==> flow/design.v <==
module ALU (
  input  logic [31:0] A, B,
  input  logic [3:0] ALUOp,
  output logic [31:0] Result,
  output logic Zero, Carry, Overflow, Negative
);
  logic [32:0] tmp;
  always_comb begin
    tmp = 33'd0;
    Carry = 0;
    Overflow = 0;
    case (ALUOp)
      4'b0000: begin  
        tmp = A + B;
        Result = tmp[31:0];
        Carry = tmp[32];
        Overflow = (~A[31] & ~B[31] & Result[31]) | (A[31] & B[31] & ~Result[31]);
      end
      4'b0001: begin  
        tmp = A - B;
        Result = tmp[31:0];
        Carry = tmp[32];
        Overflow = (A[31] & ~B[31] & ~Result[31]) | (~A[31] & B[31] & Result[31]);
      end
      4'b0010: Result = A & B;
      4'b0011: Result = A | B;
      4'b0100: Result = A ^ B;
      4'b0101: Result = ~A;
      4'b0110: Result = ~B;
      4'b0111: Result = A << B[4:0];
      4'b1000: Result = A >> B[4:0];
      4'b1001: Result = $signed(A) >>> B[4:0];
      default: Result = 32'd0;
    endcase
    Zero = (Result == 0);
    Negative = Result[31];
  end
endmodule
module ALUControl(
  input  logic [6:0] funct7,
  input  logic [2:0] funct3,
  input  logic [6:0] opcode,
  output logic [3:0] ALUOp
);
  always_comb begin
    case (opcode)
      7'b0110011: begin  
        case ({funct7, funct3})
          10'b0000000_000: ALUOp = 4'b0000;  
          10'b0100000_000: ALUOp = 4'b0001;  
          10'b0000000_111: ALUOp = 4'b0010;  
          10'b0000000_110: ALUOp = 4'b0011;  
          10'b0000000_100: ALUOp = 4'b0100;  
          10'b0000000_001: ALUOp = 4'b0111;  
          10'b0000000_101: ALUOp = 4'b1000;  
          10'b0100000_101: ALUOp = 4'b1001;  
          default: ALUOp = 4'b1111;
        endcase
      end
      default: ALUOp = 4'b1111;
    endcase
  end
endmodule
module InstructionDecoder(
  input  logic [31:0] instruction,
  output logic [6:0]  opcode,
  output logic [4:0]  rd,
  output logic [2:0]  funct3,
  output logic [4:0]  rs1,
  output logic [4:0]  rs2,
  output logic [6:0]  funct7
);
  assign opcode = instruction[6:0];
  assign rd     = instruction[11:7];
  assign funct3 = instruction[14:12];
  assign rs1    = instruction[19:15];
  assign rs2    = instruction[24:20];
  assign funct7 = instruction[31:25];
endmodule
module ALU_Pipeline(
  input  logic clk, rst,
  input  logic [31:0] A_in, B_in,
  input  logic [31:0] instr_in,
  output logic [31:0] Result_out,
  output logic Zero_out, Carry_out, Overflow_out, Negative_out
);
  logic [31:0] A_reg, B_reg;
  logic [3:0]  ALUOp;
  logic [31:0] instr_reg;
  logic [6:0] opcode, funct7;
  logic [4:0] rd, rs1, rs2;
  logic [2:0] funct3;
  logic [31:0] Result_comb;
  logic Zero_comb, Carry_comb, Overflow_comb, Negative_comb;
  always_ff @(posedge clk or posedge rst) begin
    if (rst) begin
      A_reg <= 0;
      B_reg <= 0;
      instr_reg <= 0;
    end else begin
      A_reg <= A_in;
      B_reg <= B_in;
      instr_reg <= instr_in;
    end
  end
  InstructionDecoder decoder (
    .instruction(instr_reg),
    .opcode(opcode),
    .rd(rd),
    .funct3(funct3),
    .rs1(rs1),
    .rs2(rs2),
    .funct7(funct7)
  );
  ALUControl control (
    .opcode(opcode),
    .funct3(funct3),
    .funct7(funct7),
    .ALUOp(ALUOp)
  );
  ALU alu_inst (
    .A(A_reg),
    .B(B_reg),
    .ALUOp(ALUOp),
    .Result(Result_comb),
    .Zero(Zero_comb),
    .Carry(Carry_comb),
    .Overflow(Overflow_comb),
    .Negative(Negative_comb)
  );
  always_ff @(posedge clk or posedge rst) begin
    if (rst) begin
      Result_out <= 0;
      Zero_out <= 0;
      Carry_out <= 0;
      Overflow_out <= 0;
      Negative_out <= 0;
    end else begin
      Result_out <= Result_comb;
      Zero_out <= Zero_comb;
      Carry_out <= Carry_comb;
      Overflow_out <= Overflow_comb;
      Negative_out <= Negative_comb;
    end
  end
endmodule
clock: 7.26 ns
lec_check: 0
abc_area: 1
cap_margin: 20
core_aspect_ratio: 1.13
core_margin: 2
core_utilization: 40
cts_cluster_diameter: 70
gpl_timing_driven: 0
hold_slack_margin: 0.16
slew_margin: 15
tns_end_percent: 20
run.sh (not shown) runs the stock make flow with config.mk's settings and CLKGATE_MAP_FILE=.
Then changed:
==> flow/config.mk (replaced) <==
export PLATFORM = sky130hd
export DESIGN_NAME = ALU_Pipeline
export DESIGN_NICKNAME = ALU_Pipeline
export VERILOG_FILES = /design/flow/design.v
export SDC_FILE = /design/flow/constraint.sdc
export NUM_CORES = 4
export LEC_CHECK = 0
export CAP_MARGIN = 20
export CORE_MARGIN = 2
export CORE_UTILIZATION = 45
export SLEW_MARGIN = 20
==> flow/constraint.sdc (replaced) <==
create_clock -name core_clock -period 3.98 [get_ports {clk}]
set_input_delay 0.7960 -clock core_clock [delete_from_list [all_inputs] [get_ports {clk}]]
set_output_delay 0.7960 -clock core_clock [all_outputs]
set_load 0.01 [all_outputs]
- Now the flow completed, yet does not pass: setup timing
- routed wire length goes down by a quarter to a third
- clock-buffer cell count went up by 1
- sequential cell count is unchanged
- synthesized cell count decreases by well over a third
- non-clock buffer count rises by 452
- area after synthesis went down by roughly a tenth
- final cell count shrinks by a quarter to a third
- clock skew is about the same
Then changed:
--- a/flow/config.mk
+++ b/flow/config.mk
@@ -10 +10 @@
-export CORE_UTILIZATION = 45
+export CORE_UTILIZATION = 57
==> flow/constraint.sdc (replaced) <==
create_clock -name core_clock -period 3.33 [get_ports {clk}]
set_input_delay 0.6660 -clock core_clock [delete_from_list [all_inputs] [get_ports {clk}]]
set_output_delay 0.6660 -clock core_clock [all_outputs]
set_load 0.01 [all_outputs]
What happened: Now the flow died in global routing (GRT-0232). Area after synthesis is unchanged. Die size falls by about a fifth. Synthesized cell count stays the same.
Then changed:
--- a/flow/config.mk
+++ b/flow/config.mk
@@ -10 +10 @@
-export CORE_UTILIZATION = 57
+export CORE_UTILIZATION = 40
==> flow/constraint.sdc (replaced) <==
create_clock -name core_clock -period 7.0 [get_ports {clk}]
set_input_delay 1.4000 -clock core_clock [delete_from_list [all_inputs] [get_ports {clk}]]
set_output_delay 1.4000 -clock core_clock [all_outputs]
set_load 0.01 [all_outputs]
=> The new run completed without violations. Synthesized cell count does not change. Die size climbs by about 40%. Synthesized area does not change.
Then changed:
--- a/flow/config.mk
+++ b/flow/config.mk
@@ -10 +10,2 @@
-export CORE_UTILIZATION = 40
+export CORE_UTILIZATION = 50
+export SETUP_SLACK_MARGIN = 0.93
==> flow/constraint.sdc (replaced) <==
create_clock -name core_clock -period 3.33 [get_ports {clk}]
set_input_delay 0.6660 -clock core_clock [delete_from_list [all_inputs] [get_ports {clk}]]
set_output_delay 0.6660 -clock core_clock [all_outputs]
set_load 0.01 [all_outputs]
After rerunning: The new run completed, yet does not pass: setup timing. Clock-buffer cell count fell by 1. Final cell count rose by a quarter to a third. Routed wire length rose by a quarter to a third. Cell area rose by well over a third. Die area fell by about a fifth. Maximum frequency rose by about a fifth. Via count rose by well over a third. Area after synthesis does not change.
Then changed:
--- a/flow/config.mk
+++ b/flow/config.mk
@@ -8,0 +9 @@
+export CORE_ASPECT_RATIO = 1.13
@@ -10,3 +11,4 @@
-export CORE_UTILIZATION = 50
-export SETUP_SLACK_MARGIN = 0.93
-export SLEW_MARGIN = 20
+export CORE_UTILIZATION = 40
+export GPL_TIMING_DRIVEN = 0
+export HOLD_SLACK_MARGIN = 0.16
+export SLEW_MARGIN = 15
==> flow/constraint.sdc (replaced) <==
create_clock -name core_clock -period 7.26 [get_ports {clk}]
set_input_delay 1.4520 -clock core_clock [delete_from_list [all_inputs] [get_ports {clk}]]
set_output_delay 1.4520 -clock core_clock [all_outputs]
set_load 0.01 [all_outputs]
What happened: With this change the flow finished clean. Clock-buffer cell count came out higher by 1. Critical path depth goes up by 2. Flip-flop count is unchanged. Via count drops by a quarter to a third. Final cell count falls by about a fifth. Cell area is lower by a quarter to a third.

* * *

== job 4833 ==
Starts from the design.v that is shown in full above.
Settings: LEC_CHECK=0, CAP_MARGIN=30, CELL_PAD_IN_SITES_DETAIL_PLACEMENT=2, CELL_PAD_IN_SITES_GLOBAL_PLACEMENT=3, CORE_MARGIN=2, CORE_UTILIZATION=29, CTS_CLUSTER_DIAMETER=388, CTS_CLUSTER_SIZE=61, MAX_ROUTING_LAYER=met4, MIN_ROUTING_LAYER=met2, SLEW_MARGIN=20; clock period 4.3 ns.
Finished, but not clean: job 4833, with setup timing.
The inputs of job 1577 differ from those of job 4833 as listed below.
- CTS_CLUSTER_SIZE removed (was 61)
- MIN_ROUTING_LAYER removed (was met2)
- SETUP_SLACK_MARGIN newly set to -0.33
- CORE_UTILIZATION changed from 29 to 56
- CELL_PAD_IN_SITES_DETAIL_PLACEMENT removed (was 2)
- CAP_MARGIN changed from 30 to 20
- MAX_ROUTING_LAYER removed (was met4)
- CELL_PAD_IN_SITES_GLOBAL_PLACEMENT removed (was 3)
- CTS_CLUSTER_DIAMETER removed (was 388)
- the clock period (ns, I/O delays scaled along) changed from 4.3 to 4.55
==> results <==
Job 1577 vs. job 4833: signal arrival time at the worst endpoint fell 100 ps, wire length fell 32%, via count fell 29%, setup slack after layout rose 300 ps, iteration tally of the first detailed-router pass rose 33.
Sort job 1577 and job 4833 by combinational cell fraction of total power, descending, and job 4833 comes first.
In the metrics for job 1577 and job 4833, the one carrying the higher filler cell count in the final layout is job 4833.
Ran to the end and failed final checks on setup timing: job 1577.
The highest layer used for signal routing comes out met5 in one run and met4 in the other, namely in job 1577 and job 4833 respectively.
[inputs] job 5904 vs job 1577
- ABC_AREA now 0, previously not set
- CTS_CLUSTER_SIZE now 20, previously not set
- TNS_END_PERCENT now 5, previously not set
- CTS_CLUSTER_DIAMETER now 344, previously not set
- CORE_UTILIZATION now 66, was 56
- SETUP_SLACK_MARGIN now -0.2, was -0.33
- the clock period (ns, I/O delays scaled along) now 3.34, was 4.55
Findings:
As the logs show, job 5904 stopped at 4_1_cts after a tool error, so it never reached the end of the flow.
Looking at cell total after placement, job 5904 sits about 4% higher than job 1577 does.
Area fraction in xor and xnor cells: job 1577 vs job 5904 identical
Per the comparison of job 5904 with job 1577, summed instance area of the synthesized netlist flat, die width went down, Yosys chip area level, average footprint of a synthesized cell held.
Area enclosed by the die boundary was lower in the run labelled job 5904.
Going from job 1577 to job 5904, final weighted congestion of routability-driven global placement has increased, synthesized cell count flat.
Against job 1577, job 5904 reports a initial standard-cell utilization of the core that is higher.
Setup changes, job 5904 to job 8752
- TNS_END_PERCENT removed (was 5)
- CORE_UTILIZATION changed from 66 to 57
- CTS_CLUSTER_SIZE changed from 20 to 98
- CTS_CLUSTER_DIAMETER changed from 344 to 400
- ABC_AREA removed (was 0)
- SETUP_SLACK_MARGIN removed (was -0.2)
- the clock period (ns, I/O delays scaled along) changed from 3.34 to 3.98
==> comparison <==
Re post-synth design cell area: no difference whatsoever between job 5904 and job 8752. Comparing job 8752 against job 5904, there is no change at all in synthesized area divided by synthesized cell count. Taking job 5904 as the reference, in job 8752 final weighted congestion in routability-driven placement lower; synthesized-area fraction occupied by ao, oa, aoi and oai cells roughly the same; die extent in x higher; chip area higher. The flow ran to completion for all of job 8752 and job 5904 but job 5904, which stopped partway. Job 8752 finished all stages; layout check result: FAIL, due to setup timing. Between job 8752 and job 5904, the number of rows created at floorplan is lower for job 5904.
Power figures rest on the tool's default switching activity, not on a simulated workload.
